Setup of run 5:
Design Cfu, start of the top module:
module Cfu (
  input               cmd_valid,
  output              cmd_ready,
  input      [9:0]    cmd_payload_function_id,
  input      [31:0]   cmd_payload_inputs_0,
  input      [31:0]   cmd_payload_inputs_1,
  output reg          rsp_valid,
  input               rsp_ready,
  output reg [31:0]   rsp_payload_outputs_0,
  input               reset,
  input               clk
);
wire  [2:0] opcode;
wire  is_setting_mode, is_resetting_acc, is_accumlating, is_loading_upper;
reg         mode;  
reg   [31:0] upper_bitblade_in_a;
reg   [31:0] upper_bitblade_in_b;
wire  [63:0] bitblade_in_a;
wire  [63:0] bitblade_in_b;
wire  [31:0] bitblade_out_c;
assign opcode = cmd_payload_function_id[2:0];
assign is_setting_mode =  (cmd_valid) && (opcode == 0);
assign is_resetting_acc = (cmd_valid) && (opcode == 1);
assign is_loading_upper = (cmd_valid) && (opcode == 2);
assign is_accumlating =   (cmd_valid) && (opcode == 3);
always @(posedge clk) begin
  if (reset)
    mode <= 0;  
  else if (is_setting_mode)
    mode <= cmd_payload_function_id[3];
end
assign cmd_ready = ~rsp_valid;
always @(posedge clk) begin
  if (reset)          rsp_valid <= 1'b0;
  else if (rsp_valid) rsp_valid <= ~rsp_ready;   
  else if (cmd_valid) rsp_valid <= 1'b1;         
end
always @(posedge clk) begin
  if (reset)
    rsp_payload_outputs_0 <= 32'b0;
  else if (is_resetting_acc)
    rsp_payload_outputs_0 <= 32'b0;
  else if (is_accumlating)
    rsp_payload_outputs_0 <= rsp_payload_outputs_0 + bitblade_out_c;
end
always @(posedge clk) begin
  if (reset)                  upper_bitblade_in_a <= 0;
  else if (is_loading_upper)  upper_bitblade_in_a <= cmd_payload_inputs_0;
end
always @(posedge clk) begin
  if (reset)                  upper_bitblade_in_b <= 0;
  else if (is_loading_upper)  upper_bitblade_in_b <= cmd_payload_inputs_1;
end
assign bitblade_in_a = {upper_bitblade_in_a, cmd_payload_inputs_0};
assign bitblade_in_b = {upper_bitblade_in_b, cmd_payload_inputs_1};
Bitblade bitblade(
  .mode(mode),
  .in_a(bitblade_in_a),
  .in_b(bitblade_in_b),
  .out_c(bitblade_out_c)
);
endmodule
Size in the first run: about 1800 cells after synthesis, ~16000 um^2 of cells after synthesis.
make LEC_CHECK=0 CAP_MARGIN=20 CORE_MARGIN=2 CORE_UTILIZATION=72 PLACE_DENSITY_LB_ADDON=0.24 SLEW_MARGIN=20 finish   # period 12.7 ns
run.sh (not shown) runs the stock make flow with config.mk's settings and CLKGATE_MAP_FILE=.
Run 5 | ERROR | 5_1_grt
#### Input delta (run 2 over run 5)
# run 5
export LEC_CHECK = 0
export CAP_MARGIN = 20
export CORE_MARGIN = 2
export CORE_UTILIZATION = 72
export PLACE_DENSITY_LB_ADDON = 0.24
export SLEW_MARGIN = 20
create_clock -name core_clock -period 12.7 [get_ports {clk}]
# run 2
export LEC_CHECK = 0
export ABC_AREA = 1
export CAP_MARGIN = 20
export CORE_MARGIN = 2
export CORE_UTILIZATION = 71
export CTS_CLUSTER_DIAMETER = 224
export CTS_CLUSTER_SIZE = 15
export GPL_ROUTABILITY_DRIVEN = 1
export MAX_ROUTING_LAYER = met5
export MIN_ROUTING_LAYER = met1
export PLACE_DENSITY_LB_ADDON = 0.25
export SETUP_SLACK_MARGIN = -0.16
export SLEW_MARGIN = 40
export TNS_END_PERCENT = 5
create_clock -name core_clock -period 12.7 [get_ports {clk}]
==> results <==
To summarise run 2: no stage aborted, but the layout did not pass its checks, failing on setup timing. Chip footprint | run 2 above run 5. Comparing number of cell instances after yosys synthesis for run 2 and run 5, the bigger number came from run 2. Routability congestion estimate from global placement, run 2 and run 5: smaller value in run 2. Relative to run 5, the number of nets produced by synthesis measured on run 2 has increased by more than 10%. Run 2 vs run 5: distinct cell type count after synthesis down by more than a quarter.

---

== v32 ==
Starting RTL as in the previous note.
==> flow/config.mk <==
export PLATFORM = sky130hd
export DESIGN_NAME = Cfu
export DESIGN_NICKNAME = Cfu
export VERILOG_FILES = /design/flow/design.v
export SDC_FILE = /design/flow/constraint.sdc
export NUM_CORES = 4
export LEC_CHECK = 0
export ABC_AREA = 1
export CAP_MARGIN = 20
export CORE_ASPECT_RATIO = 0.5
export CORE_MARGIN = 2
export CORE_UTILIZATION = 68
export CTS_CLUSTER_DIAMETER = 182
export CTS_CLUSTER_SIZE = 99
export GPL_ROUTABILITY_DRIVEN = 0
export MAX_ROUTING_LAYER = met4
export PLACE_DENSITY_LB_ADDON = 0.3
export SETUP_SLACK_MARGIN = -1.25
export SLEW_MARGIN = 20
export TNS_END_PERCENT = 35
==> flow/constraint.sdc <==
create_clock -name core_clock -period 13.5 [get_ports {clk}]
set_input_delay 2.7000 -clock core_clock [delete_from_list [all_inputs] [get_ports {clk}]]
set_output_delay 2.7000 -clock core_clock [all_outputs]
set_load 0.01 [all_outputs]
### v32 -> v24
-- flow/config.mk --
<<< v32, line 10
export CORE_ASPECT_RATIO = 0.5
export CORE_MARGIN = 2
export CORE_UTILIZATION = 68
export CTS_CLUSTER_DIAMETER = 182
export CTS_CLUSTER_SIZE = 99
>>> v24, line 10
export CORE_ASPECT_RATIO = 0.5
export CORE_MARGIN = 2
export CORE_UTILIZATION = 40
export CTS_CLUSTER_DIAMETER = 182
export CTS_CLUSTER_SIZE = 99
==> results <==
- v24 went all the way through synthesis, placement and routing and the layout is clean on timing, DRC and antenna.
- Between v32 and v24, maximum frequency is higher for v24, v32 comes in under that.
- Going from v32 to v24, HPWL reported at the end of detailed placement climbed about 1.1%; area of the mapped netlist flat.
- Compared v24 vs v32, and overall routing resource usage is down in v24.
- The total number of cells along the worst setup path in v24 was higher than what v32 gave.
- The final reports for v24 and v32 show number of ordinary and repair buffers in the finished layout higher in the former.
Input-level comparison between v23 and v24:
==> flow/config.mk <==
export PLATFORM = sky130hd
export DESIGN_NAME = Cfu
export DESIGN_NICKNAME = Cfu
export VERILOG_FILES = /design/flow/design.v
export SDC_FILE = /design/flow/constraint.sdc
export NUM_CORES = 4
export LEC_CHECK = 0
export CAP_MARGIN = 20
export CORE_MARGIN = 2
export CORE_UTILIZATION = 40
export HOLD_SLACK_MARGIN = 0.29
export SLEW_MARGIN = 20
export TNS_END_PERCENT = 20
==> comparison <==
Taking v24 as the reference, in v23 estimated wirelength of the detail-placed design rose 2100 um, die span in y rose about 40%, die outline width fell 88 um. Measured against each other, v23 and v24 differ in cell area, the higher figure coming from v23. When the final numbers for v23 and v24 were put side by side, the first-pass GRT wire length turned out to be smaller in v24. Cmp v23 vs v24: maximum fanout along the worst path lower in v23.
